==> run.sh <==
#!/bin/bash
# the make line also repeats each setting of config.mk as NAME=value (left out here)
make -C /OpenROAD-flow-scripts/flow DESIGN_CONFIG=/design/flow/config.mk WORK_HOME=/design/flow/orfs CLKGATE_MAP_FILE= finish
==> config.mk <==
export PLATFORM = sky130hd
export DESIGN_NAME = CPU_Set
export DESIGN_NICKNAME = CPU_Set
export VERILOG_FILES = /design/flow/design.v
export SDC_FILE = /design/flow/constraint.sdc
export NUM_CORES = 4
export LEC_CHECK = 0
export ABC_AREA = 1
export CAP_MARGIN = 20
export CORE_MARGIN = 2
export CORE_UTILIZATION = 62
export CTS_CLUSTER_SIZE = 98
export SLEW_MARGIN = 20
==> constraint.sdc <==
create_clock -name core_clock -period 1.84 [get_ports {CLK}]
set_input_delay 0.3680 -clock core_clock [delete_from_list [all_inputs] [get_ports {CLK}]]
set_output_delay 0.3680 -clock core_clock [all_outputs]
set_load 0.01 [all_outputs]
==> design.v <==
`timescale 1ns / 1ps
module CPU_Set(
    input CLK,
	 input reset,
	 input [15:0]camera,
	 input [15:0] move_command,
	 input [15:0] data_out,
	 output reg [23:0] memory_location,
	 output reg [15:0] memory_input,
	 output reg [127:0] display,
	 output reg write_memory
    );
    parameter [14:0] termination_line = 15'd22;
	 parameter [4:0] stall = 5'd0;
    parameter [4:0] store = 5'd1;
    parameter [4:0] add = 5'd2;
    parameter [4:0] sub = 5'd3;
    parameter [4:0] move = 5'd4;
    parameter [4:0] sll = 5'd5;
    parameter [4:0] srl = 5'd6;
    parameter [4:0] load_hi_reg = 5'd7;
    parameter [4:0] load_lo_reg = 5'd8;
    parameter [4:0] jump = 5'd9;
    parameter [4:0] set_servo = 5'd10;
    parameter [4:0] load_cam = 5'd11;
    parameter [4:0] move_buffer = 5'd12;
    parameter [4:0] bne = 5'd13;
    parameter [4:0] beq = 5'd14;
    parameter [4:0] slt = 5'd15;
    parameter [4:0] AND = 5'd16;
    parameter [4:0] OR = 5'd17;
    parameter [4:0] NOT = 5'd18;
    parameter [4:0] load = 5'd19;
    parameter [4:0] loadl = 5'd20;
    parameter [4:0] storel = 5'd21;
    parameter [1:0] phase0 = 2'b00;
    parameter [1:0] phase1 = 2'b01;
    parameter [1:0] phase2 = 2'b10;
    parameter [2:0] reg0 = 3'b000;
    parameter [2:0] reg1 = 3'b001;
    parameter [2:0] reg2 = 3'b010;
    parameter [2:0] reg3 = 3'b011;
    parameter [2:0] reg4 = 3'b100;
    parameter [2:0] reg5 = 3'b101;
    parameter [2:0] reg6 = 3'b110;    
	 reg [15:0] word;
	 reg [14:0] pc_counter;
	 reg [7:0] right_servo;  
	 reg [7:0] left_servo;
	 reg [7:0] hi_part;
	 reg [2:0] reg_to_store;
	 reg [1:0] phase;
	 reg memory_flag;
	 reg memory_ready;
	 reg load_store;  
	 reg [15:0] r0;
	 reg [15:0] r1;
	 reg [15:0] r2;
	 reg [15:0] r3;
	 reg [15:0] r4;
	 reg [15:0] r5;
	 reg [15:0] r6;
	 reg [15:0] r7;
	 reg [15:0] tempA;
	 reg [15:0] tempB;
	 reg [10:0] jump_amount;  
	 always@(posedge CLK)
	 begin 
		if(reset)
		begin
			word <= 16'b0;
			pc_counter <= 15'b0;
			right_servo <= 8'b0;
			left_servo <= 8'b0;
			hi_part <= 8'b0;
			reg_to_store <= 3'b0;
			phase <= 2'b11;
			memory_flag <= 1'b0;
			memory_ready <= 1'b0;
			write_memory <= 1'b0;
			load_store <= 1'b1;
			r0 <= 16'b0;
			r1 <= 16'b0;
			r2 <= 16'b0;
			r3 <= 16'b0;
			r4 <= 16'b0;
			r5 <= 16'b0;
			r6 <= 16'b0;
			r7 <= 16'b0;
			jump_amount <= 11'b0;
			memory_location <= 24'b0;
			memory_input <= 16'b0;
			display <= 128'b0;
		end
		else
		begin
		if(pc_counter > termination_line )
            phase <= phase0;
		else
			phase <= phase + 1'b1;	
        case(phase) 
            phase0:
            begin 
					word <= data_out;
					if(memory_flag)
					begin
					  case(reg_to_store)
							reg0: memory_input <= r0;
							reg1:	memory_input <= r1;
							reg2:	memory_input <= r2;
							reg3:	memory_input <= r3;
							reg4:	memory_input <= r4;
							reg5:	memory_input <= r5;
							reg6:	memory_input <= r6;
							default: memory_input <= r7;
					  endcase	
					  memory_ready <= 1'b1;
					end
					else if(data_out[15:11] == loadl)
					begin
						memory_location <= {16'b0, data_out[7:0]};
						memory_ready <= 1'b1;
						reg_to_store <= data_out[10:8];
						load_store <= 1'b1;
					end
					else if(data_out[15:11] == storel)
					begin
						memory_location <= {16'b0, data_out[7:0]};
						memory_ready <= 1'b1;
						load_store <= 1'b0;
						write_memory <= 1'b1;
						case(data_out[10:8])
							reg0: memory_input <= r0;
							reg1:	memory_input <= r1;
							reg2:	memory_input <= r2;
							reg3:	memory_input <= r3;
							reg4:	memory_input <= r4;
							reg5:	memory_input <= r5;
							reg6:	memory_input <= r6;
							default: memory_input <= r7;
					  endcase	
					end
            end
            phase1:
            begin
                if(memory_flag)
                begin
                  write_memory <= ~(load_store);
						memory_location <= {hi_part,word};
						hi_part <= 1'b0;
						memory_flag <= 1'b0;
                end
                else 
                begin
						case(word[15:11])  
							load:
							begin
								 memory_flag <= 1'b1;
								 load_store <= 1'b1;
								 reg_to_store <= word[10:8];
								 hi_part <= word[7:0];
							end
							store:
							begin
								 memory_flag <= 1'b1;
								 load_store <= 1'b0;
								 reg_to_store <= word[10:8];
								 hi_part <= word[7:0];
							end
							add:
							begin
								 case(word[7:5]) 
									  reg0: tempA = r0; 
									  reg1: tempA = r1; 
									  reg2: tempA = r2; 
									  reg3: tempA = r3; 
									  reg4: tempA = r4; 
									  reg5: tempA = r5; 
									  reg6: tempA = r6; 
									  default: tempA = r7;
								 endcase					
								 case(word[4:2]) 
									  reg0: tempB = r0; 
									  reg1: tempB = r1; 
									  reg2: tempB = r2; 
									  reg3: tempB = r3; 
									  reg4: tempB = r4; 
									  reg5: tempB = r5; 
									  reg6: tempB = r6; 
									  default: tempB = r7;
								 endcase					
								 case(word[10:8]) 
									  reg0: r0 <= tempA + tempB;  
									  reg1: r1 <= tempA + tempB;
									  reg2: r2 <= tempA + tempB;
									  reg3: r3 <= tempA + tempB;
									  reg4: r4 <= tempA + tempB;
									  reg5: r5 <= tempA + tempB;
									  reg6: r6 <= tempA + tempB;
									  default: r7 <= tempA + tempB;
								 endcase					
							end
							sub:
							begin
								 case(word[7:5]) 
									  reg0: tempA = r0; 
									  reg1: tempA = r1; 
									  reg2: tempA = r2; 
									  reg3: tempA = r3; 
									  reg4: tempA = r4; 
									  reg5: tempA = r5; 
									  reg6: tempA = r6; 
									  default: tempA = r7;
								 endcase					
								 case(word[4:2]) 
									  reg0: tempB= r0; 
									  reg1: tempB = r1; 
									  reg2: tempB = r2; 
									  reg3: tempB = r3; 
									  reg4: tempB = r4; 
									  reg5: tempB = r5; 
									  reg6: tempB = r6; 
									  default: tempB = r7;
								 endcase					
								 case(word[10:8]) 
									  reg0: r0 <= tempA - tempB;  
									  reg1: r1 <= tempA - tempB;
									  reg2: r2 <= tempA - tempB;
									  reg3: r3 <= tempA - tempB;
									  reg4: r4 <= tempA - tempB;
									  reg5: r5 <= tempA - tempB;
									  reg6: r6 <= tempA - tempB;
									  default: r7 <= tempA - tempB;
								 endcase
							end
							move:
							begin
								 case(word[7:5]) 
									  reg0: tempA = r0; 
									  reg1: tempA = r1; 
									  reg2: tempA = r2; 
									  reg3: tempA = r3; 
									  reg4: tempA = r4; 
									  reg5: tempA = r5; 
									  reg6: tempA = r6; 
									  default: tempA = r7;
								 endcase					
								 case(word[10:8]) 
									  reg0: r0 <= tempA;
									  reg1: r1 <= tempA;
									  reg2: r2 <= tempA;
									  reg3: r3 <= tempA;
									  reg4: r4 <= tempA;
									  reg5: r5 <= tempA;
									  reg6: r6 <= tempA;
									  default: r7 <= tempA;
								 endcase
							end
							sll:
							begin
								 case(word[7:5]) 
									  reg0: tempA = r0 << word[4:1]; 
									  reg1: tempA = r1 << word[4:1]; 
									  reg2: tempA = r2 << word[4:1]; 
									  reg3: tempA = r3 << word[4:1]; 
									  reg4: tempA = r4 << word[4:1]; 
									  reg5: tempA = r5 << word[4:1]; 
									  reg6: tempA = r6 << word[4:1]; 
									  default: tempA = r7 << word[4:1];
								 endcase					
								 case(word[10:8]) 
									  reg0: r0 <= tempA;
									  reg1: r1 <= tempA;
									  reg2: r2 <= tempA;
									  reg3: r3 <= tempA;
									  reg4: r4 <= tempA;
									  reg5: r5 <= tempA;
									  reg6: r6 <= tempA;
									  default: r7 <= tempA;
								 endcase
							end
							srl:
							begin
								 case(word[7:5]) 
									  reg0: tempA = r0 >> word[4:1]; 
									  reg1: tempA = r1 >> word[4:1]; 
									  reg2: tempA = r2 >> word[4:1]; 
									  reg3: tempA = r3 >> word[4:1]; 
									  reg4: tempA = r4 >> word[4:1]; 
									  reg5: tempA = r5 >> word[4:1]; 
									  reg6: tempA = r6 >> word[4:1]; 
									  default: tempA = r7 >> word[4:1];
								 endcase					
								 case(word[10:8]) 
									  reg0: r0 <= tempA;
									  reg1: r1 <= tempA;
									  reg2: r2 <= tempA;
									  reg3: r3 <= tempA;
									  reg4: r4 <= tempA;
									  reg5: r5 <= tempA;
									  reg6: r6 <= tempA;
									  default: r7 <= tempA;
								 endcase
							end
							load_hi_reg:
							begin
								 case(word[10:8]) 
									  reg0: r0[15:8] <= word[7:0];
									  reg1: r1[15:8] <= word[7:0];
									  reg2: r2[15:8] <= word[7:0];
									  reg3: r3[15:8] <= word[7:0];
									  reg4: r4[15:8] <= word[7:0];
									  reg5: r5[15:8] <= word[7:0];
									  reg6: r6[15:8] <= word[7:0];
									  default: r7[15:8] <= word[7:0];
								 endcase
							end
							load_lo_reg:
							begin
								 case(word[10:8]) 
									  reg0: r0[7:0] <= word[7:0];
									  reg1: r1[7:0] <= word[7:0];
									  reg2: r2[7:0] <= word[7:0];
									  reg3: r3[7:0] <= word[7:0];
									  reg4: r4[7:0] <= word[7:0];
									  reg5: r5[7:0] <= word[7:0];
									  reg6: r6[7:0] <= word[7:0];
									  default: r7[7:0] <= word[7:0];
								 endcase
							end
							jump:
							begin
								 jump_amount <= word[10:0];
							end
							set_servo:
							begin
								 case(word[10:8]) 
									  reg0:
									  begin
											right_servo <= r0[7:0];
											left_servo <= r0[15:8];
									  end
									  reg1:
									  begin
											right_servo <= r1[7:0];
											left_servo <= r1[15:8];
									  end
									  reg2:
									  begin
											right_servo <= r2[7:0];
											left_servo <= r2[15:8];
									  end
									  reg3:
									  begin
											right_servo <= r3[7:0];
											left_servo <= r3[15:8];
									  end
									  reg4:
									  begin
											right_servo <= r4[7:0];
											left_servo <= r4[15:8];
									  end
									  reg5:
									  begin
											right_servo <= r5[7:0];
											left_servo <= r5[15:8];
									  end
									  reg6:
									  begin
											right_servo <= r6[7:0];
											left_servo <= r6[15:8];
									  end
									  default:
									  begin
											right_servo <= r7[7:0];
											left_servo <= r7[15:8];
									  end
								 endcase
							end
							load_cam:
							begin
								 case(word[10:8]) 
									  reg0: r0 <= camera;
									  reg1: r1 <= camera;
									  reg2: r2 <= camera;
									  reg3: r3 <= camera;
									  reg4: r4 <= camera;
									  reg5: r5 <= camera;
									  reg6: r6 <= camera;
									  default: r7 <= camera;
								 endcase
							end
							move_buffer:
							begin
								 case(word[10:8]) 
									  reg0: r0 <= move_command;
									  reg1: r1 <= move_command;
									  reg2: r2 <= move_command;
									  reg3: r3 <= move_command;
									  reg4: r4 <= move_command;
									  reg5: r5 <= move_command;
									  reg6: r6 <= move_command;
									  default: r7 <= move_command;
								 endcase
							end
							bne:
							begin
								 case(word[10:8]) 
									  reg0: tempA = r0; 
									  reg1: tempA = r1; 
									  reg2: tempA = r2; 
									  reg3: tempA = r3; 
									  reg4: tempA = r4; 
									  reg5: tempA = r5; 
									  reg6: tempA = r6; 
									  default: tempA = r7;
								 endcase					
								 case(word[7:5]) 
									  reg0: tempB= r0; 
									  reg1: tempB = r1; 
									  reg2: tempB = r2; 
									  reg3: tempB = r3; 
									  reg4: tempB = r4; 
									  reg5: tempB = r5; 
									  reg6: tempB = r6; 
									  default: tempB = r7;
								 endcase		
								 if(tempA != tempB)
								 begin
									  jump_amount <= {6'b0, word[4:0]};
								 end
								 else
								 begin
									  jump_amount <= 11'b0;
								 end
							end
							beq:
							begin
								 case(word[10:8]) 
									  reg0: tempA = r0; 
									  reg1: tempA = r1; 
									  reg2: tempA = r2; 
									  reg3: tempA = r3; 
									  reg4: tempA = r4; 
									  reg5: tempA = r5; 
									  reg6: tempA = r6; 
									  default: tempA = r7;
								 endcase					
								 case(word[7:5]) 
									  reg0: tempB = r0; 
									  reg1: tempB = r1; 
									  reg2: tempB = r2; 
									  reg3: tempB = r3; 
									  reg4: tempB = r4; 
									  reg5: tempB = r5; 
									  reg6: tempB = r6; 
									  default: tempB = r7;
								 endcase		
								 if(tempA == tempB)
								 begin
									  jump_amount <= {6'b0 , word[4:0]};
								 end
								 else
								 begin
									  jump_amount <= 11'b0;
								 end
							end
							slt:
							begin
								 case(word[7:5]) 
									  reg0: tempA = r0; 
									  reg1: tempA = r1; 
									  reg2: tempA = r2; 
									  reg3: tempA = r3; 
									  reg4: tempA = r4; 
									  reg5: tempA = r5; 
									  reg6: tempA = r6; 
									  default: tempA = r7;
								 endcase					
								 case(word[4:2]) 
									  reg0: tempB = r0; 
									  reg1: tempB = r1; 
									  reg2: tempB = r2; 
									  reg3: tempB = r3; 
									  reg4: tempB = r4; 
									  reg5: tempB = r5; 
									  reg6: tempB = r6; 
									  default: tempB = r7;
								 endcase		
								 case(word[10:8]) 
									  reg0: r0 <= tempA < tempB;
									  reg1: r1 <= tempA < tempB;
									  reg2: r2 <= tempA < tempB;
									  reg3: r3 <= tempA < tempB;
									  reg4: r4 <= tempA < tempB;
									  reg5: r5 <= tempA < tempB;
									  reg6: r6 <= tempA < tempB;
									  default: r7 <= tempA < tempB;
								 endcase
							end
							AND:
							begin
								 case(word[7:5]) 
									  reg0: tempA = r0; 
									  reg1: tempA = r1; 
									  reg2: tempA = r2; 
									  reg3: tempA = r3; 
									  reg4: tempA = r4; 
									  reg5: tempA = r5; 
									  reg6: tempA = r6; 
									  default: tempA = r7;
								 endcase					
								 case(word[4:2]) 
									  reg0: tempB = r0; 
									  reg1: tempB = r1; 
									  reg2: tempB = r2; 
									  reg3: tempB = r3; 
									  reg4: tempB = r4; 
									  reg5: tempB = r5; 
									  reg6: tempB = r6; 
									  default: tempB = r7;
								 endcase		
								 case(word[10:8]) 
									  reg0: r0 <= tempA & tempB;
									  reg1: r1 <= tempA & tempB;
									  reg2: r2 <= tempA & tempB;
									  reg3: r3 <= tempA & tempB;
									  reg4: r4 <= tempA & tempB;
									  reg5: r5 <= tempA & tempB;
									  reg6: r6 <= tempA & tempB;
									  default: r7 <= tempA & tempB;
								 endcase
							end
							OR:
							begin
								 case(word[7:5]) 
									  reg0: tempA = r0; 
									  reg1: tempA = r1; 
									  reg2: tempA = r2; 
									  reg3: tempA = r3; 
									  reg4: tempA = r4; 
									  reg5: tempA = r5; 
									  reg6: tempA = r6; 
									  default: tempA = r7;
								 endcase					
								 case(word[4:2]) 
									  reg0: tempB = r0; 
									  reg1: tempB = r1; 
									  reg2: tempB = r2; 
									  reg3: tempB = r3; 
									  reg4: tempB = r4; 
									  reg5: tempB = r5; 
									  reg6: tempB = r6; 
									  default: tempB = r7;
								 endcase		
								 case(word[10:8]) 
									  reg0: r0 <= tempA | tempB;
									  reg1: r1 <= tempA | tempB;
									  reg2: r2 <= tempA | tempB;
									  reg3: r3 <= tempA | tempB;
									  reg4: r4 <= tempA | tempB;
									  reg5: r5 <= tempA | tempB;
									  reg6: r6 <= tempA | tempB;
									  default: r7 <= tempA | tempB;
								 endcase
							end
							NOT:
							begin
								 case(word[7:5]) 
									  reg0: tempA = r0; 
									  reg1: tempA = r1; 
									  reg2: tempA = r2; 
									  reg3: tempA = r3; 
									  reg4: tempA = r4; 
									  reg5: tempA = r5; 
									  reg6: tempA = r6; 
									  default: tempA = r7;
								 endcase
								 case(word[10:8]) 
									  reg0: r0 <= ~(tempA);
									  reg1: r1 <= ~(tempA);
									  reg2: r2 <= ~(tempA);
									  reg3: r3 <= ~(tempA);
									  reg4: r4 <= ~(tempA);
									  reg5: r5 <= ~(tempA);
									  reg6: r6 <= ~(tempA);
									  default: r7 <= ~(tempA);
								 endcase
							end
							storel:
							begin
								write_memory <= 1'b0;
							end
							default:
							begin
							end
						endcase
               end
            end
            phase2:
				begin
					write_memory <= 1'b0;
					if (memory_ready && load_store)
					begin
						memory_ready <= 1'b0;
						case(reg_to_store)
							reg0: r0 <= data_out;
							reg1:	r1 <= data_out;
							reg2:	r2 <= data_out;
							reg3:	r3 <= data_out;
							reg4:	r4 <= data_out;
							reg5:	r5 <= data_out;
							reg6:	r6 <= data_out;
							default: r7 <= data_out;
						endcase
					end
					if(jump_amount > 1'b0)
					begin
						if(jump_amount[0] == 1'b1)
						begin
							memory_location <= {9'b0,pc_counter - jump_amount[10:1]};
							pc_counter <= pc_counter - jump_amount[10:1];
						end
						else
						begin
							memory_location <= {9'b0,pc_counter + jump_amount[10:1]};
							pc_counter <= pc_counter + jump_amount[10:1];
						end
						jump_amount <= 11'b0;
					end
					else
					begin
						memory_location <= {9'b0,pc_counter + 1'b1};
						pc_counter <= pc_counter + 1'b1;
					end
				end
            default:  
            begin
					display <= {r7,r6,r5,r4,r3,r2,r1,r0};
            end				
        endcase
	 end
		end
endmodule
==> results of run 1 <==
-- layer usage --
metal  global-route usage  overflow
met1                0.951       288
met2                 1.19      1694
met3                0.935       293
met4                 1.10       685
met5                0.843        47
-- per-stage QoR --
step / power [uW] / util / std cells / setup WS, ns / TNS [ns]
after CTS: 80300 / 0.948 / 5685 / -2.23 / -323.87
after global placement: 64600 / 0.894 / 5593 / -2.23 / -315.34
after floorplan: 37400 / - / 4004 / -1.68 / -196.53
after detailed placement: 66900 / 0.894 / 5593 / -2.48 / -355.17
-- timing repair --
action                     4_1_cts
setup endpoints to repair      298
pin swaps                       76
gates resized                  180
setup buffers                   27
==> summary.txt, run 1 <==
Status of the implementation.

- The run stopped with a tool error.
- The stopping stage is 5_1_grt, for reference.
- The tool reported: "[ERROR GRT-0116] Global routing finished with congestion. Check the congestion regions in the DRC Viewer".
- The dominant kind of combinational cell is AND-OR/OR-AND gates, for reference.
- After clock tree synthesis, the flow added hold-fix buffers numbering 0.
- The total nets after synthesis is 4124, for reference.
- In this run the deepest clock path goes through 3 buffers.
- The register bit total from synthesis is 355, for reference.
- The number of levels in the clock H-tree is 2, for reference.
- The synthesized area divided by synthesized cell count is 6.34 um2, for reference.
- Once detailed placement completed, the half-perimeter wirelength came to 123000 um.
- The number of synthesis warnings is 1, for reference.
- sky130_fd_sc_hd__dfxtp_1 takes more of the synthesized area than any other cell.
- Per the CTS log, the root buffer master is sky130_fd_sc_hd__clkbuf_16.
- The post-placement cell area is 36300 um2.
- The post-synthesis async set-or-reset flop share is 0, for reference.
- The cell-mix breakdown from Yosys lists the compound-gate area share as 0.301.
- The chip area line in the Yosys stat output reads 25400 um2.
- The share of cell area taken by muxes after synthesis is 0, for reference.
- The yosys cell count is 4004, for reference.
- Per the TritonCTS log, the buffer count is 38.
- The site row count is 74, for reference.
- The share of synthesized cell area in and, or, nand and nor gates is 0.250, for reference.
- The cell-mix breakdown from Yosys lists the adder-cell area share as 0.0354.
- The core area is 40600 um2, for reference.
- The floorplan-stage core utilization is 0.624, for reference.
- According to the floorplan report, the total die area is 42500 um2.
- In the synthesized netlist the dominant register cell turns out to be sky130_fd_sc_hd__dfxtp_1.
- The share of the synthesized area in the top cell type is 0.280, for reference.
- Yosys mapped the design onto 63 distinct sky130hd cell types.
- The floorplan step set the die height to 206 um.
- The floorplan step set the die width to 206 um.
- The number of synthesized flops with an enable pin is 0, for reference.
- For reference, the top cells by count after synthesis are sky130_fd_sc_hd__nand2_1, sky130_fd_sc_hd__inv_1, sky130_fd_sc_hd__a21oi_1, sky130_fd_sc_hd__o21ai_0, sky130_fd_sc_hd__dfxtp_1.
- The cell with the most instances after synthesis is sky130_fd_sc_hd__nand2_1, for reference.
- The total routing usage reported by global routing is 1.03, for reference.
- According to the I/O placement log, the pin count is 219.
- After synthesis, the cell types taking the most area are sky130_fd_sc_hd__dfxtp_1, sky130_fd_sc_hd__nand2_1, sky130_fd_sc_hd__a21oi_1.
- The summed instance area of the synthesized netlist is 25400 um2, for reference.
- The total global routing overflow is 3007, for reference.
- The count of buffers from port buffering is 218, for reference.
- The number of sinks driven by the clock tree is 355, for reference.
- The final estimated routing congestion in global placement is 1.45, for reference.
- Per Yosys stat, the portion of area used by sequential elements is 0.280.
- The number of instances in the synthesized netlist is 4004, for reference.
- The xor-xnor portion of the synthesized cell area is 0.0142, for reference.
==> run 2: changes to the inputs <==
- ABC_AREA: 1 -> 0
- CELL_PAD_IN_SITES_DETAIL_PLACEMENT: default -> 0
- CORE_ASPECT_RATIO: default -> 0.97
- CORE_UTILIZATION: 62 -> 70
- CTS_CLUSTER_DIAMETER: default -> 291
- CTS_CLUSTER_SIZE: 98 -> 63
- GPL_TIMING_DRIVEN: default -> 1
- HOLD_SLACK_MARGIN: default -> 0.3
- PLACE_DENSITY_LB_ADDON: default -> 0.26
- SETUP_SLACK_MARGIN: default -> 0.08
- SLEW_MARGIN: 20 -> 40
- clock period: 1.84 -> 7.7 ns (I/O delays scaled with it)
==> run 2 against run 1 <==
  * The run again fails in 5_1_grt
  * Die size shrank 2.4%
  * Synthesized area increased by 10%
  * Synthesized cell count shrank 9.8%
==> summary.txt, run 2 <==
Status of the implementation.

- Of the post-synthesis cell area, the part taken by muxes is 0.156.
- Clock tree synthesis found a total of 355 sinks.
- The number of synthesis warnings is 1, for reference.
- The register bit total from synthesis is 355, for reference.
- Per the post-synthesis report, the number of cells in the design is 3610.
- As logged by OpenROAD, the buffers inserted on ports number 218.
- The number of nets in the synthesized netlist is 3730.
- The post-CTS setup buffer count is 0, for reference.
- The half-perimeter wire length after placement is 90600 um, for reference.
- The number of synthesized flops with an enable pin is 0, for reference.
- Per the synthesis report, the dominant area consumer among library cells is sky130_fd_sc_hd__dfxtp_1.
- The cell with the most instances after synthesis is sky130_fd_sc_hd__nor2_1, for reference.
- For this run the aggregate overflow at the end of global routing stands at 11.
- The number of I/O pins is 219, for reference.
- Ranked by total cell area, the synthesized netlist is headed by sky130_fd_sc_hd__dfxtp_1, sky130_fd_sc_hd__mux2i_1, sky130_fd_sc_hd__nor2_1.
- The core area is 39600 um2, for reference.
- According to the floorplan report, the total die area is 41500 um2.
- The number of levels in the clock H-tree is 1, for reference.
- Per the post-synthesis stats, the area per cell is 7.74 um2.
- The area share of and-or/or-and cells after synthesis is 0.269, for reference.
- The leading register cell type out of synthesis is sky130_fd_sc_hd__dfxtp_1, for reference.
- The chip height is 201 um, for reference.
- The cell-mix breakdown from Yosys lists the adder-cell area share as 0.0322.
- Of the combinational cells, the family taking the most area is AND-OR/OR-AND gates.
- The share of synthesized cell area in and, or, nand and nor gates is 0.205, for reference.
- The final weighted congestion recorded by global placement is 1.39.
- The floorplan-stage core utilization is 0.705, for reference.
- The number of different library cells used by synthesis comes to 97.
- The die extent in x is 207 um, for reference.
- The sequential cell area fraction in the yosys report is 0.254, for reference.
- The total clock buffers created by CTS is 9, for reference.
- The total of hold buffers inserted after clock tree synthesis is 0, for reference.
- The clock passes through at most 3 buffers.
- The root buffer selected by CTS is sky130_fd_sc_hd__clkbuf_16, for reference.
- For this run, the chip area from Yosys synthesis comes to 27900 um2.
- The share of the synthesized area in the top cell type is 0.254, for reference.
- The yosys cell count is 3610, for reference.
- The total routing usage reported by global routing is 0.675, for reference.
- The number of gates given a new drive strength after cts is 0, for reference.
- In the synthesized netlist the async set-or-reset flop fraction comes to 0.
- The floorplan has 72 rows.
- The summed instance area of the synthesized netlist is 27900 um2, for reference.
- The xor-xnor portion of the synthesized cell area is 0.0160, for reference.
- Counting instances in the post-synthesis netlist gives the leading cell types as sky130_fd_sc_hd__nor2_1, sky130_fd_sc_hd__dfxtp_1, sky130_fd_sc_hd__clkbuf_1, sky130_fd_sc_hd__o21ai_0, sky130_fd_sc_hd__mux2i_1.
- The flow did not finish.
- Per the run summary, the flow got no further than 5_1_grt.
- The first error in the log reads "[ERROR GRT-0116] Global routing finished with congestion. Check the congestion regions in the DRC Viewer".
[run 2: metrics by stage]
stage	hold WS [ns]	cells	area (um2)	setup slack [ns]	power (uW)
detailed placement	0.444	4013	29800	2.09	11000
global placement	0.441	4010	29700	2.30	10600
floorplan	0.447	3610	27900	2.70	8050
CTS	0.467	4025	30100	2.06	11700
[run 2: routing by layer]
layer / overflow / global-route usage
met2: 4 / 0.820
met1: 0 / 0.727
met5: 0 / 0.280
met4: 4 / 0.533
met3: 3 / 0.541
==> run 3: changes to the inputs <==
- ABC_AREA: 0 -> default
- CELL_PAD_IN_SITES_DETAIL_PLACEMENT: 0 -> default
- CORE_ASPECT_RATIO: 0.97 -> default
- CORE_UTILIZATION: 70 -> 55
- CTS_CLUSTER_DIAMETER: 291 -> default
- CTS_CLUSTER_SIZE: 63 -> default
- GPL_TIMING_DRIVEN: 1 -> default
- HOLD_SLACK_MARGIN: 0.3 -> 0.29
- MAX_ROUTING_LAYER: default -> met4
- PLACE_DENSITY: default -> 0.49
- PLACE_DENSITY_LB_ADDON: 0.26 -> default
- SETUP_SLACK_MARGIN: 0.08 -> 0.97
- SLEW_MARGIN: 40 -> 20
- clock period: 7.7 -> 3.96 ns (I/O delays scaled with it)
==> run 3 against run 2 <==
  * The run again fails in 5_1_grt
  * Die size grew 27%
  * Synthesized cell count is the same
  * Synthesized area is the same
==> summary.txt, run 3 <==
Status of the implementation.

- The post-synthesis async set-or-reset flop share is 0, for reference.
- The share of cell area taken by muxes after synthesis is 0.156, for reference.
- The register bit total from synthesis is 355, for reference.
- Yosys instantiated no cell more often than sky130_fd_sc_hd__nor2_1.
- The cell-mix breakdown from Yosys lists the compound-gate area share as 0.269.
- The number of synthesized flops with an enable pin is 0, for reference.
- The root buffer selected by CTS is sky130_fd_sc_hd__clkbuf_16, for reference.
- The number of levels in the clock H-tree is 2, for reference.
- The cell count after synthesis came out at 3610.
- The flow did not finish.
- The share of synthesized cell area in and, or, nand and nor gates is 0.205, for reference.
- The summed instance area of the synthesized netlist is 27900 um2, for reference.
- The main area contributors are sky130_fd_sc_hd__dfxtp_1, sky130_fd_sc_hd__mux2i_1, sky130_fd_sc_hd__nor2_1.
- Summed over all routing layers, the global router reports a total usage of 0.739.
- The CTS log lists the clock sinks for this run as 355.
- The final estimated routing congestion in global placement is 1.26, for reference.
- The number of placed instances, taps included, is 4742.
- The post-synthesis cell type count is 97, for reference.
- The core region is 50200 um2.
- The stopping stage is 5_1_grt, for reference.
- The floorplan has 82 rows.
- In this run the deepest clock path goes through 3 buffers.
- The die is 229 um tall.
- The summed standard-cell area reported by yosys is 27900 um2, for reference.
- The area fraction of the largest cell type after synthesis is 0.254.
- The share of the Yosys chip area taken by registers is 0.254.
- The cell-mix breakdown from Yosys lists the XOR/XNOR area share as 0.0160.
- The adder and majority cell fraction of the synthesized area is 0.0322, for reference.
- The leading register cell type out of synthesis is sky130_fd_sc_hd__dfxtp_1, for reference.
- The number of synthesis warnings is 1, for reference.
- In the floorplan report the effective utilization is 0.557.
- As logged by OpenROAD, the buffers inserted on ports number 218.
- The die is 229 um wide.
- The first error in the log reads "[ERROR GRT-0232] Routing congestion too high. Check the congestion heatmap in the GUI".
- The number of nets handed over by synthesis was 3730.
- The synthesized area divided by synthesized cell count is 7.74 um2, for reference.
- Among the non-sequential cells, AND-OR/OR-AND gates take the most area.
- Summed over all instances, the cell type with the most area after synthesis is sky130_fd_sc_hd__dfxtp_1.
- The total clock buffers created by CTS is 39, for reference.
- Yosys reports that the most numerous cell types are sky130_fd_sc_hd__nor2_1, sky130_fd_sc_hd__dfxtp_1, sky130_fd_sc_hd__clkbuf_1, sky130_fd_sc_hd__o21ai_0, sky130_fd_sc_hd__mux2i_1.
- Summed over all nets, the half-perimeter wirelength after detailed placement is 123000 um.
- The floorplan report gives the top-level pin count as 219.
- The synth_stat.txt file lists the number of cells as 3610.
- The chip occupies 52600 um2.
- The total global routing overflow is 5, for reference.
-- run 3: per-layer routing --
layer | global-route usage | overflow
met4 | 0.673 | 1
met1 | 0.746 | 0
met5 | - | -
met2 | 0.895 | 4
met3 | 0.562 | 0
-- run 3: metrics by stage --
step,worst slack [ns],utilization,cell area [um2]
after CTS,-0.162,0.768,38500
after detailed placement,-0.535,0.691,34700
after floorplan,-0.299,-,28400
after global placement,-0.395,0.691,34700
-- run 3: repair_timing --
action                     CTS
gates cloned                 3
resized                    443
hold buffers                 0
setup buffers               83
hold endpoints to repair     0
pin swaps                  150
setup endpoints to repair  161
==> run 4: changes to the inputs <==
- CORE_UTILIZATION: 55 -> 47
- HOLD_SLACK_MARGIN: 0.29 -> default
- MAX_ROUTING_LAYER: met4 -> default
- PLACE_DENSITY: 0.49 -> 0.42
- SETUP_SLACK_MARGIN: 0.97 -> 0.55
- TNS_END_PERCENT: default -> 5
- clock period: 3.96 -> 3.76 ns (I/O delays scaled with it)
==> run 4 against run 3 <==
  * The layout now fails its checks (negative setup slack)
  * Die size increased by 17%
  * Synthesized area unchanged
  * Synthesized cell count is the same
==> summary.txt, run 4 <==
Notes on the flow run.

- The termination of the worst setup path is r1[12], for reference.
- The sequential cell area fraction in the yosys report is 0.254, for reference.
- The startpoint of the most critical hold path is memory_location[16], for reference.
- The clock period minus worst slack is 4.37 ns, for reference.
- The number of I/O pins is 219, for reference.
- The end point of the worst hold path is memory_location[16], for reference.
- The first-pass GRT wire length is 242000 um, for reference.
- The signal on the critical path passes through buf_12 > buf_12 > mux2_4 > o221ai_2 > o211ai_1 > buf_4 > o21ai_4 > inv_2 > ha_4 > or4_4 > or4_4 > buf_6 > a31oi_4 > nor3_4 > nor3_2 > nand4_1 > a31oi_2 > buf_6 > o21ai_1.
- For this run, the number of standard cells in the final layout without fillers is 5113.
- The count of fill cells added during filler insertion is 4942, for reference.
- The clock-pin slew on the worst setup and hold paths is 0.08 ns, for reference.
- The script parses the final routing iteration and logs DRC violations as 0.
- STA classifies the critical path endpoint as a register.
- Sorting the synthesized cells by area gives the leading types as sky130_fd_sc_hd__dfxtp_1, sky130_fd_sc_hd__mux2i_1, sky130_fd_sc_hd__nor2_1.
- The number of placed instances, taps included is 5006, for reference.
- The combinational gate area is 20100 um2, for reference.
- Power attributed to sequential cells is 6260 uW.
- Per the slew report, the remaining headroom to the max-slew limit stands at 0.348.
- The capture point of the worst register-to-register path is recorded as r1[12].
- In this run the number of cells on the critical path is 19.
- The number of global-route vias before repair was 33900.
- Looking at area per cell type in the netlist, the leader is sky130_fd_sc_hd__dfxtp_1.
- The worst IR drop on VDD is 0.00112 V, for reference.
- The run finished, with violations left.
- The share of total power dissipated in the clock network is 0.118.
- The count of buffers from port buffering is 218, for reference.
- The fmax is 229 MHz, for reference.
- Per report_power, the Clock row totals 4220 uW.
- STA shows the worst reg2reg path with a cell count of 19.
- The die covers 61400 um2.
- For reference, the top cells by count after synthesis are sky130_fd_sc_hd__nor2_1, sky130_fd_sc_hd__dfxtp_1, sky130_fd_sc_hd__clkbuf_1, sky130_fd_sc_hd__o21ai_0, sky130_fd_sc_hd__mux2i_1.
- The ratio of total power to cell area is 928 nW/um2, for reference.
- Of all power groups, the one with the highest power is combinational logic.
- For reference, the top logic cell family by area is AND-OR/OR-AND gates.
- Counting instances, the worst hold path has a depth of 2.
- According to the timing report, the arrival time at the worst endpoint equals 4.82 ns.
- Compared with the post-synthesis result, the final layout area differs by 38.4%.
- Per the OpenROAD floorplan log, the height of the die is 248 um.
- Recorded from the global router log, the overflow total was 0.
- The power report attributes to the combinational group a share of 0.708.
- The total routing usage reported by global routing is 0.546, for reference.
- The synthesis report lists the Yosys warning total as 1.
- The kind of launch point of the worst setup path is a register, for reference.
- The launch point of the critical path was reported as word[7].
- The area share of and-or/or-and cells after synthesis is 0.269, for reference.
- The root buffer selected by CTS is sky130_fd_sc_hd__clkbuf_16, for reference.
- The switching power of the nets is 18600 uW, for reference.
- In the post-route analysis, the smallest setup slack over all paths is -0.613 ns.
- Setup repair after global routing could not meet its margin everywhere.
- In this run, synthesis produced a sequential element count of 355.
- Summing over the stages, the warning tally comes to 70.
- The via density per instance is 7.12, for reference.
- The run reported a max-capacitance violation count of 0.
- The total clock buffers created by CTS is 40, for reference.
- The number of levels in the clock H-tree is 2, for reference.
- The first routing iteration left 6886 violations.
- The startpoint identified for the worst register-to-register timing path is word[7].
- The hold violation total from the final report is 0, for reference.
- The post-synthesis async set-or-reset flop share is 0, for reference.
- The total number of vias is 36400, for reference.
- The horizontal die dimension reported for this design is 248 um.
- Post-synth the commonest register cell is sky130_fd_sc_hd__dfxtp_1.
- The leakage component of the power is 0.0151 uW, for reference.
- In this run, synthesis inferred 0 flip-flops with an integrated enable.
- The count of final max-slew check failures is 0, for reference.
- After technology mapping, the gate count stands at 3610.
- The clock passes through at most 3 buffers.
- The average detailed-routed wire length per instance is 34.2 um, for reference.
- The violated checks flagged are negative setup slack.
- Note, the detailed placer reported a final HPWL of 133000 um.
- The wire length after detailed routing is 175000 um, for reference.
- The pin count of the biggest net entering global routing is 181, for reference.
- The adder and majority cell fraction of the synthesized area is 0.0322, for reference.
- The final estimated routing congestion in global placement is 1.19, for reference.
- The largest single stage delay on the critical path is 0.57 ns.
- Together, buffers and inverters on the worst path number 6.
- After synthesis, the design contains 3610 cells according to Yosys.
- The report shows a maximum critical-path fanout of 8.
- Per the layout area report, the register area comes to 7140 um2.
- The measured slew at the worst slew-check pin is 0.978 ns, for reference.
- The total negative setup slack is -41.02 ns, for reference.
- Total power for the finished layout comes to 35900 uW.
- The total of hold buffers inserted after clock tree synthesis is 0, for reference.
- The total combinational power is 25400 uW, for reference.
- The total iterations of the first detailed-routing run is 13, for reference.
- As reported, the later end of the worst-skew pair has a clock insertion delay of 0.60 ns.
- The path class of the tightest hold or removal check is register to register.
- The power report attributes to the sequential group a share of 0.174.
- The initial antenna violation count is 7, for reference.
- The critical path endpoint has a required time of 4.21 ns.
- Per the finish-stage timing summary, setup violations number 127.
- Yosys instantiated no cell more often than sky130_fd_sc_hd__nor2_1.
- The share of the clock period used by the worst path after layout is 1.16, for reference.
- In this run, the synthesized area fraction spent on xor and xnor cells is recorded as 0.0160.
- The share of synthesized area in the top cell type comes to 0.254.
- The fraction of power spent switching nets is 0.518, for reference.
- The final net count is 4418, for reference.
- The slowest stage cell on the critical path is sky130_fd_sc_hd__or4_4, for reference.
- The core area is 58900 um2, for reference.
- The final design utilization is 0.657, for reference.
- Nets still carrying antenna violations after routing amount to 0.
- The synthesized netlist has a Yosys-reported chip area of 27900 um2.
- The share of cell area taken by muxes after synthesis is 0.156, for reference.
- The synthesized area divided by synthesized cell count is 7.74 um2, for reference.
- The critical path is of the register to register type.
- For the final database, setup skew stands at 0.0230 ns.
- The slack of the worst reg-to-reg path is -0.61 ns, for reference.
- The post-synthesis cell type count is 97, for reference.
- The share of synthesized cell area in and, or, nand and nor gates is 0.205, for reference.
- The number of nets in the synthesized netlist is 3730.
- For reference, the placement row count at floorplan is 89.
- The summed instance area of the synthesized netlist is 27900 um2, for reference.
- The internal power of the cells totals 17300 uW.
- For this configuration, the core starts out at a cell density of 0.474.
- The family of cells with the greatest summed delay on the critical path is simple AND/OR/NAND/NOR gates, for reference.
- TritonCTS built the clock tree.
- The clock tree has to reach 355 sinks.
==> run 4: metal layers <==
metal  global-route usage  up-vias  routed length (um)
li1                     -    14900                   -
met1                0.630    17200               59200
met2                0.765     3296               68700
met3                0.225     1081               26300
met4                0.501        6               20400
met5              0.00874        -                 150
==> run 4: layout make-up <==
| cell class | instances | share of cell area |
|---|---|---|
| clock buffer | 57 | 0.0304 |
| antenna | 11 | 0.000712 |
| tap | 773 | 0.0250 |
| inverter | 89 | 0.00870 |
| clock inverter | 16 | 0.00495 |
| timing repair buffer | 1040 | 0.226 |
| multi-input combinational | 2772 | 0.519 |
| sequential | 355 | 0.185 |
==> run 4: repair_timing <==
item	4_1_cts	5_1_grt
gates resized	154	124
setup buffers	15	8
setup endpoints to repair	155	155
pin swaps	46	55
==> run 4: stage by stage <==
step	area (um2)	hold WS (ns)	setup WS, ns
after detailed placement	35900	0.448	-0.837
after global routing	38600	0.479	-0.662
after floorplan	28300	0.447	-0.500
final	38700	0.454	-0.613
after CTS	38100	0.454	-0.435
after global placement	35900	0.445	-0.954
==> run 5: changes to the inputs <==
- ABC_AREA: default -> 1
- CAP_MARGIN: 20 -> 5
- CORE_ASPECT_RATIO: default -> 0.68
- CORE_UTILIZATION: 47 -> 71
- CTS_CLUSTER_DIAMETER: default -> 238
- HOLD_SLACK_MARGIN: default -> -0.09
- PLACE_DENSITY: 0.42 -> default
- SETUP_SLACK_MARGIN: 0.55 -> 1.36
- clock period: 3.76 -> 5.53 ns (I/O delays scaled with it)
==> run 5 against run 4 <==
  * The flow now stops in 5_1_grt
  * Die size fell by 39%
  * Synthesized cell count increased by 11%
  * Synthesized area down 9.2%
==> summary.txt, run 5 <==
Status of the implementation.

- The post-synthesis async set-or-reset flop share is 0, for reference.
- In this run, post-CTS hold repair placed 0 buffers.
- After synthesis, the cell types taking the most area are sky130_fd_sc_hd__dfxtp_1, sky130_fd_sc_hd__nand2_1, sky130_fd_sc_hd__a21oi_1.
- The run stopped with a tool error.
- The synthesis run shows the most used standard cells to be sky130_fd_sc_hd__nand2_1, sky130_fd_sc_hd__inv_1, sky130_fd_sc_hd__a21oi_1, sky130_fd_sc_hd__o21ai_0, sky130_fd_sc_hd__dfxtp_1.
- Per the placement log, port buffering inserted 218 buffers.
- The number of synthesis warnings is 1, for reference.
- The area share of and-or/or-and cells after synthesis is 0.301, for reference.
- After its last routability iteration, the placer logged a weighted congestion of 1.53.
- The summed standard-cell area reported by yosys is 25400 um2, for reference.
- The synth_stat.txt file lists the number of cells as 4004.
- After floorplanning, the core was sized to cover 35400 um2.
- The sequential cell area fraction in the yosys report is 0.280, for reference.
- Per the run summary, the flow got no further than 5_1_grt.
- The total global routing overflow is 4, for reference.
- After synthesis, the share of cell area in mux cells is 0.
- The number of I/O pins is 219, for reference.
- Overall routing resource usage recorded by global route was 0.803.
- The total clock buffers created by CTS is 34, for reference.
- The number of synthesized flops with an enable pin is 0, for reference.
- The number of different library cells used by synthesis comes to 63.
- The xor-xnor portion of the synthesized cell area is 0.0142, for reference.
- Note, the detailed placer reported a final HPWL of 95800 um.
- From bottom edge to top edge, the die measures 160 um.
- After floorplanning, the core was divided into 57 placement rows.
- Synthesis produced a netlist with a net count of 4124.
- In this run, the synthesized area fraction spent on adder and majority cells is recorded as 0.0354.
- The synthesized design contains 355 register bits.
- Dividing the synthesized area by the synthesized cell count gives 6.34 um2.
- Once placement completed, the tool counted placed cells totaling 4508.
- The share of the synthesized area in the top cell type is 0.280, for reference.
- The number of levels in the clock H-tree is 2, for reference.
- The clock passes through at most 3 buffers.
- The cell-mix breakdown from Yosys lists the simple-gate area share as 0.250.
- Per the OpenROAD floorplan log, the width of the die is 233 um.
- Looking at the gate-level netlist, the highest instance count belongs to sky130_fd_sc_hd__nand2_1.
- The tool reported: "[ERROR GRT-0116] Global routing finished with congestion. Check the congestion regions in the DRC Viewer".
- The floorplan-stage core utilization is 0.716, for reference.
- For this run, the leading register cell type out of synthesis is sky130_fd_sc_hd__dfxtp_1.
- The synthesized netlist occupies a cell area of 25400 um2.
- The number of instances in the synthesized netlist is 4004, for reference.
- The synthesis run identifies the leading combinational cell family as AND-OR/OR-AND gates.
- Of all cell types, the one taking the most synthesized area is sky130_fd_sc_hd__dfxtp_1.
- The number of clock sinks came to 355.
- The cell sitting at the root of the clock tree is a sky130_fd_sc_hd__clkbuf_16.
- The chip occupies 37300 um2.
-- run 5: metal layers --
layer  overflow  GRT usage
met5          0      0.624
met4          1      0.661
met3          3      0.750
met2          0      0.886
met1          0      0.838
-- run 5: stage by stage --
stage          cell area (um2)  total power, uW  hold slack (ns)  worst slack [ns]   util
2_1_floorplan            25400            11600            0.457              1.40      -
3_3_place_gp             27500            15900            0.457             0.608  0.776
4_1_cts                  29200            19200            0.473              1.31  0.824
3_5_place_dp             27500            16300            0.464             0.365  0.776
-- run 5: repair_timing --
item	in CTS
cloned	2
buffers inserted	23
resized	87
setup endpoints to repair	132
pin swaps	7
==> run 6: changes to the inputs <==
- ABC_AREA: 1 -> default
- CAP_MARGIN: 5 -> 20
- CORE_ASPECT_RATIO: 0.68 -> default
- CORE_UTILIZATION: 71 -> 40
- CTS_CLUSTER_DIAMETER: 238 -> default
- HOLD_SLACK_MARGIN: -0.09 -> default
- SETUP_SLACK_MARGIN: 1.36 -> 1.49
- TNS_END_PERCENT: 5 -> default
- clock period: 5.53 -> 6.77 ns (I/O delays scaled with it)
==> run 6 against run 5 <==
  * Now clean on timing, DRC and antenna
  * Synthesized area rose by 10%
  * Synthesized cell count fell by 9.8%
  * Die size rose by 93%
==> summary.txt, run 6 <==
Notes on the flow run.

- The number of cells traversed by the worst register-to-register path is 16, for reference.
- For this run, the post-layout net count is 3756.
- The via density per instance is 7.04, for reference.
- In this run the critical path is formed by buf_4 > nand2_1 > o22ai_1 > nand2_1 > o221a_2 > ha_1 > o21bai_1 > a21oi_1 > o21bai_1 > a21oi_1 > o22ai_1 > o21ai_0 > o211ai_1 > o31ai_2 > buf_4 > o21ai_0.
- The overall die area is 72000 um2, for reference.
- The power group with the highest consumption is combinational logic, for reference.
- The post-synthesis async set-or-reset flop share is 0, for reference.
- Per the synthesis report, the adder-cell share of the synthesized area is 0.0322.
- The die is 268 um tall.
- Setup repair after global routing left no endpoint under its margin.
- The maximum buffer depth of the clock tree is 3, for reference.
- The number of placed instances, taps included is 4521, for reference.
- The post-synthesis cell type count is 97, for reference.
- Yosys mapped a number of flops with a built-in enable equal to 0.
- After its last routability iteration, the placer logged a weighted congestion of 1.11.
- Of the total power, combinational logic draws 0.606.
- The total power of the final layout is 16600 uW, for reference.
- The slew check shows that the tightest pin keeps a relative margin of 0.163.
- Of the total synthesized cell area, the portion taken by XOR and XNOR cells is 0.0160.
- The dominant kind of combinational cell is AND-OR/OR-AND gates, for reference.
- The measured slew at the worst slew-check pin is 1.24 ns, for reference.
- The number of instances in the synthesized netlist is 3610, for reference.
- The sequential cell area fraction in the yosys report is 0.254, for reference.
- Summed over the clock group, the power is 2220 uW.
- In this run the critical register-to-register path is captured at r7[6].
- For the finished layout, the period the worst path requires is 5.32 ns.
- The timing report gives the worst reg2reg path a setup slack of 1.45 ns.
- The cell with the most instances after synthesis is sky130_fd_sc_hd__nor2_1, for reference.
- In this run, the synthesized area fraction spent on and/or/nand/nor cells is recorded as 0.205.
- In the power breakdown, the internal column shows 7360 uW.
- The die extent in x is 268 um, for reference.
- The initial antenna violation count is 8, for reference.
- In this run, synthesis produced a sequential element count of 355.
- The part of the total power dissipated in sequential elements is 0.261, for reference.
- The class of the tightest hold or removal check is register to register, for reference.
- TritonCTS created 40 clock buffers.
- The critical path is of the register to register type.
- For reference, the final report shows the max-slew violation count at 0.
- The number of cells reported by Yosys stat comes to 3610.
- Of the total power, the clock network draws 0.134.
- Among all flip-flop cells after synthesis, the most frequent one is sky130_fd_sc_hd__dfxtp_1.
- For the worst setup path, the data arrival time is 5.74 ns.
- The hold violation total from the final report is 0, for reference.
- Per the post-CTS timing run, clock transition at the registers of the reported paths is 0.06 ns.
- Of the available clock period, the critical path in the final layout requires 0.785.
- Of all cell types, the one taking the most synthesized area is sky130_fd_sc_hd__dfxtp_1.
- The flow ran to the end and the layout has no timing, DRC or antenna violations.
- The number of nets in the synthesized netlist is 3730.
- In this run the tools logged warnings totalling 67.
- In the final report, the number of endpoints failing setup comes to 0.
- The end point of the worst hold path is memory_location[8], for reference.
- The leakage component of the power is 0.0115 uW, for reference.
- The clock arrives with 0.0338 ns of skew.
- The number of global-route vias before repair is 29200, for reference.
- The share of the synthesized area in the top cell type is 0.254, for reference.
- In this run, power in flip-flops and latches comes to 4320 uW.
- The non-filler instance count after layout is 4599, for reference.
- The number of synthesis warnings is 1, for reference.
- The critical path's largest stage delay is 0.59 ns, for reference.
- Ranked by instance count, the synthesized netlist is headed by sky130_fd_sc_hd__nor2_1, sky130_fd_sc_hd__dfxtp_1, sky130_fd_sc_hd__clkbuf_1, sky130_fd_sc_hd__o21ai_0, sky130_fd_sc_hd__mux2i_1.
- From synthesis to final layout, the design area changed by 16.5%.
- The most critical setup path has its endpoint at r7[6].
- The region available for standard cell placement spans 68800 um2.
- Per the OpenROAD power report, switching power amounts to 9220 uW.
- During placement, the flow inserted port buffers numbering 218.
- The number of sinks driven by the clock tree is 355, for reference.
- The worst slack at placement is 1.28 ns, for reference.
- The startpoint of the most critical hold path is memory_location[8], for reference.
- The switching portion of total power comes to 0.556.
- The slowest stage cell on the critical path is sky130_fd_sc_hd__nand2_1, for reference.
- The source of the critical timing path is word[3], for reference.
- IR analysis of the VDD net gives a maximum drop of 0.000331 V.
- The summed instance area of the synthesized netlist is 27900 um2, for reference.
- The setup slack of the critical path after layout is 1.45 ns, for reference.
- Per the summary, power density relative to cell area is 510 nW/um2.
- Per the log, the first TritonRoute iteration ended with a DRC count of 5505.
- Total global-route track usage over all layers is 0.432.
- The family of cells with the greatest summed delay on the critical path is AND-OR/OR-AND gates, for reference.
- For this block, the routed nets add up to 161000 um of wire.
- Adding up every negative setup slack in the final design gives 0 ns.
- The timing report notes that buffer and inverter cells on the critical path total 2.
- The main area contributors are sky130_fd_sc_hd__dfxtp_1, sky130_fd_sc_hd__mux2i_1, sky130_fd_sc_hd__nor2_1.
- The critical path depth is 16, for reference.
- The number of levels in the clock H-tree is 2, for reference.
- The routed layout has 32400 vias.
- The origin of the critical flop-to-flop path is word[3], for reference.
- The number of design rule violations left after detail routing is 0, for reference.
- The number of maximum-capacitance violations recorded for the run is 0.
- The number of routed nets with antenna violations is 0, for reference.
- The first-pass GRT wire length is 222000 um, for reference.
- The worst-skew pair later-pin latency is 0.60 ns, for reference.
- Global routing finished with a remaining overflow of 0.
- The share of cell area taken by muxes after synthesis is 0.156, for reference.
- The required time at the worst endpoint is listed as 7.19 ns.
- The fmax is 188 MHz, for reference.
- The number of stages on the worst hold path is 2, for reference.
- TritonCTS built the clock tree.
- The site row count is 96, for reference.
- The half-perimeter wire length after placement is 115000 um, for reference.
- The total iterations of the first detailed-routing run is 7, for reference.
- The root buffer cell chosen for the clock tree is sky130_fd_sc_hd__clkbuf_16.
- The total of hold buffers inserted after clock tree synthesis is 0, for reference.
- The floorplan-stage core utilization is 0.406, for reference.
- The area share of and-or/or-and cells after synthesis is 0.269, for reference.
- The endpoint class of the critical path is a register, for reference.
- The count of fill cells added during filler insertion is 6848, for reference.
- The total combinational power is 10000 uW, for reference.
- The synthesized area divided by synthesized cell count is 7.74 um2, for reference.
- The summed standard-cell area reported by yosys is 27900 um2, for reference.
- For this design the top-level I/O count stands at 219.
- The routed design shows a wire length per standard cell of 34.9 um.
- Entering global routing, the biggest net connects 123 pins.
- The maximum fanout along the worst path is 28, for reference.
- The kind of launch point of the worst setup path is a register, for reference.
[run 6: metal layers]
metal | up-vias | GRT usage | part of all wire
met1 | 15500 | 0.555 | 0.38
li1 | 13500 | - | -
met5 | - | 0 | 0.000081
met3 | 751 | 0.126 | 0.13
met2 | 2603 | 0.602 | 0.39
met4 | 2 | 0.335 | 0.097
[run 6: metrics by stage]
stage	hold slack, ns	cell area (um2)	utilization
2_1_floorplan	0.447	27900	-
3_3_place_gp	0.444	31000	0.451
3_5_place_dp	0.446	31000	0.451
4_1_cts	0.454	32400	0.470
5_1_grt	0.471	32500	0.473
6_report	0.451	32500	0.473
[run 6: cell type report]
type,count,area (um2),area share
diodes,6,15.0,0.000461
clock buffers,54,1110,0.0342
clock inverters,14,203,0.00623
inverters,89,337,0.0103
multi-input cells,2772,19100,0.587
flip-flops and latches,355,7130,0.219
well taps,931,1160,0.0358
repair buffers,378,3480,0.107
[run 6: timing repair]
| item | in CTS | in global routing |
|---|---|---|
| resized | 3 | 22 |
| pin swaps | 1 | 0 |
| cloned | 0 | 1 |
| setup buffers | 1 | 1 |
| endpoints found under the setup margin | 80 | 97 |
==> run 7: changes to the inputs <==
- ABC_AREA: default -> 1
- CELL_PAD_IN_SITES_DETAIL_PLACEMENT: default -> 1
- CELL_PAD_IN_SITES_GLOBAL_PLACEMENT: default -> 2
- CORE_ASPECT_RATIO: default -> 0.92
- CORE_UTILIZATION: 40 -> 35
- CTS_CLUSTER_SIZE: default -> 96
- GPL_TIMING_DRIVEN: default -> 1
- MAX_ROUTING_LAYER: default -> met4
- PLACE_DENSITY_LB_ADDON: default -> 0.11
- SETUP_SLACK_MARGIN: 1.49 -> default
- TNS_END_PERCENT: default -> 85
- clock period: 6.77 -> 10.8 ns (I/O delays scaled with it)
==> run 7 against run 6 <==
  * Total power fell by 33%
  * Hold slack improved by 0.014 ns
  * Synthesized cell count rose by 11%
  * Clock-buffer cell count rose by 3
  * Register-to-register slack improved by 2.5 ns
  * Still clean
  * Critical path type unchanged
  * Via count barely moved
  * Largest power group unchanged
  * Core utilization fell by 5.8 points
  * Routed wire length rose by 6.4%
==> summary.txt, run 7 <==
Notes on the flow run.

- Counting flops and latches in the post-synthesis netlist gives 355.
- The class of the tightest hold or removal check is register to register, for reference.
- Yosys shows that the main logic family after synthesis is AND-OR/OR-AND gates.
- The total negative setup slack is 0 ns, for reference.
- The power report attributes to the clock group a share of 0.142.
- The startpoint of the most critical hold path is memory_location[19], for reference.
- In the placement report, post-DP HPWL is listed as 129000 um.
- The fraction of power spent switching nets is 0.588, for reference.
- The slack of the worst reg-to-reg path is 3.98 ns, for reference.
- The cell with the most instances after synthesis is sky130_fd_sc_hd__nand2_1, for reference.
- The ratio of total power to cell area is 371 nW/um2, for reference.
- Following the worst setup path forward leads to its endpoint at r1[10].
- The worst hold path terminates at memory_location[19].
- The report counts max-capacitance violations totalling 0.
- Measured on the finished design, the core utilization comes to 0.415.
- The end of the worst register-to-register path is r1[10], for reference.
- The worst register-to-register path depth is 27.
- The timing report notes that buffer and inverter cells on the critical path total 4.
- The number of instances in the synthesized netlist is 4004, for reference.
- The total iterations of the first detailed-routing run is 6, for reference.
- For reference, the most critical setup path is categorized as register to register.
- Per the detail_route report, vias per standard cell equal 6.34.
- The number of I/O pins is 219, for reference.
- The overall die area is 74600 um2, for reference.
- For this run, the leading register cell type out of synthesis is sky130_fd_sc_hd__dfxtp_1.
- The non-filler instance count after layout is 5101, for reference.
- The clock arrives with 0.0342 ns of skew.
- The share of synthesized cell area in and, or, nand and nor gates is 0.250, for reference.
- The worst relative slew slack is 0.192, for reference.
- The first-pass GRT wire length is 238000 um, for reference.
- The adder and majority cell fraction of the synthesized area is 0.0354, for reference.
- The pin count of the biggest net entering global routing is 106, for reference.
- For reference, the top cells by count after synthesis are sky130_fd_sc_hd__nand2_1, sky130_fd_sc_hd__inv_1, sky130_fd_sc_hd__a21oi_1, sky130_fd_sc_hd__o21ai_0, sky130_fd_sc_hd__dfxtp_1.
- The detailed router placed 32300 vias in this run.
- Once layout is done, the placed cells without fillers occupy 29700 um2.
- The flow ran to the end and the layout has no timing, DRC or antenna violations.
- The fmax is 147 MHz, for reference.
- The warning tally printed by Yosys for this design is 1.
- The clock-pin slew on the worst setup and hold paths is 0.06 ns, for reference.
- The kind of launch point of the worst setup path is a register, for reference.
- The buffer_ports step reported a buffer count of 218.
- For reference, the top cells by area after synthesis are sky130_fd_sc_hd__dfxtp_1, sky130_fd_sc_hd__nand2_1, sky130_fd_sc_hd__a21oi_1.
- The stage-log warning count is 67, for reference.
- The required time of the worst setup path is 11.33 ns, for reference.
- The tree is rooted in a sky130_fd_sc_hd__clkbuf_16.
- In the power breakdown, the internal column shows 4540 uW.
- The leakage component of the power is 0.0125 uW, for reference.
- In the Yosys stats the netlist draws on 63 distinct library cells.
- Of the total power, registers draw 0.201.
- The initial detailed-routing violation count is 4003, for reference.
- The worst IR drop on VDD is 0.000215 V, for reference.
- In this run the horizontal extent of the chip is 285 um.
- The worst endpoint data arrival time is 7.36 ns, for reference.
- After synthesis, the share of cell area in mux cells is 0.
- Tracing the worst setup path back leads to its startpoint at word[2].
- The critical path's largest stage delay is 0.94 ns, for reference.
- The H-tree was split into 2 levels.
- The combinational power share is 0.658, for reference.
- Yosys reported that registers with async set or reset make up 0.
- Per the synthesis report, the dominant area consumer among library cells is sky130_fd_sc_hd__dfxtp_1.
- The number of setup violations in the final report is 0, for reference.
- The hold violation total from the final report is 0, for reference.
- Buffers inserted during clock tree synthesis total 43.
- Per the OpenROAD floorplan log, the height of the die is 262 um.
- The maximum buffer depth of the clock tree is 3, for reference.
- The post-placement cell area is 28300 um2.
- In the floorplan report the effective utilization is 0.354.
- At the pin with the least slew margin, the transition time is 1.20 ns.
- The number of design rule violations left after detail routing is 0, for reference.
- The total of hold buffers inserted after clock tree synthesis is 0, for reference.
- The maximum fanout along the worst path is 30, for reference.
- The number of sinks driven by the clock tree is 355, for reference.
- The number of global-route vias before repair is 30600, for reference.
- The area share of and-or/or-and cells after synthesis is 0.301, for reference.
- The skew report gives the latency at the later pin of the worst-skew pair as 0.64 ns.
- The smallest clock period supported by the final layout is computed as 6.82 ns.
- Global routing finished with a remaining overflow of 0.
- In the final routed layout, each cell accounts on average for 33.5 um.
- Per the final report, max-transition violations number 0.
- Per STA, the library cell used most along the worst path is sky130_fd_sc_hd__nand2_1.
- The number of gates given a new drive strength after cts is 0, for reference.
- After clock tree synthesis, the setup repair step added 0 buffers.
- In the post-route report, total wirelength is listed as 171000 um.
- The endpoint class of the critical path is a register, for reference.
- Ranked by power, first place goes to combinational logic.
- The total nets after synthesis is 4124, for reference.
- The site row count is 94, for reference.
- The mapped netlist covers 25400 um2.
- The synthesized area divided by synthesized cell count is 6.34 um2, for reference.
- Setup repair after global routing left no endpoint under its margin.
- The switching power of the nets is 6490 uW, for reference.
- The share of the clock period used by the worst path after layout is 0.632, for reference.
- The STA report counts the stages on the worst setup path as 27.
- The total combinational power is 7260 uW, for reference.
- On the critical path the largest part of the delay comes from simple AND/OR/NAND/NOR gates.
- Yosys reports a chip area of 25400 um2.
- The sequential cell area fraction in the yosys report is 0.280, for reference.
- The initial antenna violation count is 8.
- The power report lists the clock group at 1560 uW.
- The slowest stage cell on the critical path is sky130_fd_sc_hd__nor2_1, for reference.
- The number of synthesized flops with an enable pin is 0, for reference.
- The share of the synthesized area in the top cell type is 0.280, for reference.
- Compared with the post-synthesis result, the final layout area differs by 17.3%.
- The origin of the critical flop-to-flop path is word[2], for reference.
- The TritonCTS clock tree is built, for reference.
- The global routing report lists combined usage of all routing layers as 0.454.
- The worst hold path was traced through 2 stages.
- After synthesis, the design contains 4004 cells according to Yosys.
- The core area is 71600 um2, for reference.
- The final estimated routing congestion in global placement is 1.09, for reference.
- The xor-xnor portion of the synthesized cell area is 0.0142, for reference.
- The layout has 9351 filler cells.
- The number of routed nets with antenna violations is 0, for reference.
- According to the finish report, the design has a final net count of 4219.
- Including well taps, the total number of placed cells is 5014.
- The power attributed to sequential cells is 2210 uW, for reference.
## run 7: metrics by stage
step	setup slack, ns	hold WS (ns)	total power, uW
finish	3.98	0.465	11000
global route	3.81	0.492	11400
CTS	4.40	0.468	10700
detailed placement	4.40	0.459	9090
global placement	4.67	0.457	9050
floorplan	6.67	0.457	5950
## run 7: layout make-up
class	instances	area [um2]	share of cell area
Antenna cell	8	20.0	0.000673
Clock buffer	57	1200	0.0403
Clock inverter	22	268	0.00900
Inverter	557	2100	0.0705
Multi-Input combinational cell	2868	15300	0.513
Sequential cell	355	7110	0.239
Tap cell	960	1200	0.0404
Timing Repair Buffer	274	2600	0.0874
## run 7: per-layer routing
layer	routed length (um)	vias up	track usage	part of all wire
li1	-	13900	-	-
met1	71300	15800	0.593	0.42
met2	68000	2129	0.611	0.40
met3	21500	535	0.162	0.13
met4	10200	0	0.226	0.060
met5	0	-	-	0
==> run 8: changes to the inputs <==
- CELL_PAD_IN_SITES_DETAIL_PLACEMENT: 1 -> default
- CELL_PAD_IN_SITES_GLOBAL_PLACEMENT: 2 -> default
- CORE_ASPECT_RATIO: 0.92 -> default
- CORE_UTILIZATION: 35 -> 72
- CTS_CLUSTER_DIAMETER: default -> 170
- CTS_CLUSTER_SIZE: 96 -> 98
- GPL_TIMING_DRIVEN: 1 -> default
- MAX_ROUTING_LAYER: met4 -> default
- PLACE_DENSITY: default -> 0.4
- PLACE_DENSITY_LB_ADDON: 0.11 -> default
- SETUP_SLACK_MARGIN: default -> 0.79
- TNS_END_PERCENT: 85 -> 10
- clock period: 10.8 -> 3.96 ns (I/O delays scaled with it)
==> run 8 against run 7 <==
  * The run now fails in 5_1_grt
  * Synthesized area unchanged
  * Synthesized cell count unchanged
  * Die size decreased by 51%
==> summary.txt, run 8 <==
Status of the implementation.

- For this design the top-level I/O count stands at 219.
- The synth_stat.txt file lists the number of cells as 4004.
- Yosys shows that the main logic family after synthesis is AND-OR/OR-AND gates.
- Total global-route track usage over all layers is 0.891.
- The detailed placer reported the number of placed instances as 4764.
- The number of instances in the synthesized netlist is 4004, for reference.
- Progress stopped at 5_1_grt.
- The share of the synthesized area in the top cell type is 0.280, for reference.
- The number of synthesized flops with an enable pin is 0, for reference.
- The maximum buffer depth of the clock tree is 3, for reference.
- The leading register cell type out of synthesis is sky130_fd_sc_hd__dfxtp_1, for reference.
- The tree is rooted in a sky130_fd_sc_hd__clkbuf_16.
- In the Yosys stats the netlist draws on 63 distinct library cells.
- The post-synthesis async set-or-reset flop share is 0, for reference.
- The flow did not finish.
- The number of nets handed over by synthesis was 4124.
- The pre-CTS setup check shows a worst slack of -0.316 ns.
- The total clock buffers created by CTS is 8, for reference.
- During placement, the flow inserted port buffers numbering 218.
- The largest area contributor in the synthesized netlist is sky130_fd_sc_hd__dfxtp_1, for reference.
- Each instance of the synthesized netlist takes up on average 6.34 um2.
- The core area is 34600 um2, for reference.
- The share of cell area taken by muxes after synthesis is 0, for reference.
- By area the synthesized netlist is led by sky130_fd_sc_hd__dfxtp_1, sky130_fd_sc_hd__nand2_1, sky130_fd_sc_hd__a21oi_1.
- The summed standard-cell area reported by yosys is 25400 um2, for reference.
- The register bit total from synthesis is 355, for reference.
- The half-perimeter wire length after placement is 99000 um, for reference.
- The tool reported: "[ERROR GRT-0116] Global routing finished with congestion. Check the congestion regions in the DRC Viewer".
- The share of synthesized cell area in and, or, nand and nor gates is 0.250, for reference.
- The floorplan-stage core utilization is 0.733, for reference.
- The die extent in x is 192 um, for reference.
- The total of hold buffers inserted after clock tree synthesis is 0, for reference.
- The final estimated routing congestion in global placement is 1.51, for reference.
- In this run, the synthesized area fraction spent on xor and xnor cells is recorded as 0.0142.
- For this run, the register share of the synthesized area comes to 0.280.
- Per the OpenROAD floorplan log, the area of the die is 36700 um2.
- TritonCTS reports the number of clock sinks as 355.
- The chip height is 192 um, for reference.
- The area share of and-or/or-and cells after synthesis is 0.301, for reference.
- The site row count is 68, for reference.
- The number of levels in the clock H-tree is 1, for reference.
- The summed instance area of the synthesized netlist is 25400 um2, for reference.
- After synthesis, the most frequently instantiated cells are sky130_fd_sc_hd__nand2_1, sky130_fd_sc_hd__inv_1, sky130_fd_sc_hd__a21oi_1, sky130_fd_sc_hd__o21ai_0, sky130_fd_sc_hd__dfxtp_1.
- The total global routing overflow is 571, for reference.
- The adder and majority cell fraction of the synthesized area is 0.0354, for reference.
- The cell with the most instances after synthesis is sky130_fd_sc_hd__nand2_1, for reference.
- Warnings reported by Yosys during synthesis add up to 1.
## run 8: per-stage QoR
stage                     hold slack [ns]  area (um2)  power (uW)
after CTS                           0.488       31000       27500
after floorplan                     0.457       25500       16400
after global placement              0.453       29700       24100
after detailed placement            0.458       29700       24800
## run 8: what timing repair did
action	4_1_cts
setup endpoints to repair	152
pin swaps	80
buffers inserted	39
gates resized	168
## run 8: per-layer routing
metal,GRT usage,overflow
met5,0.663,8
met4,0.874,178
met3,0.816,66
met2,0.990,270
met1,0.883,49
Power is estimated from default activity; no workload was simulated.
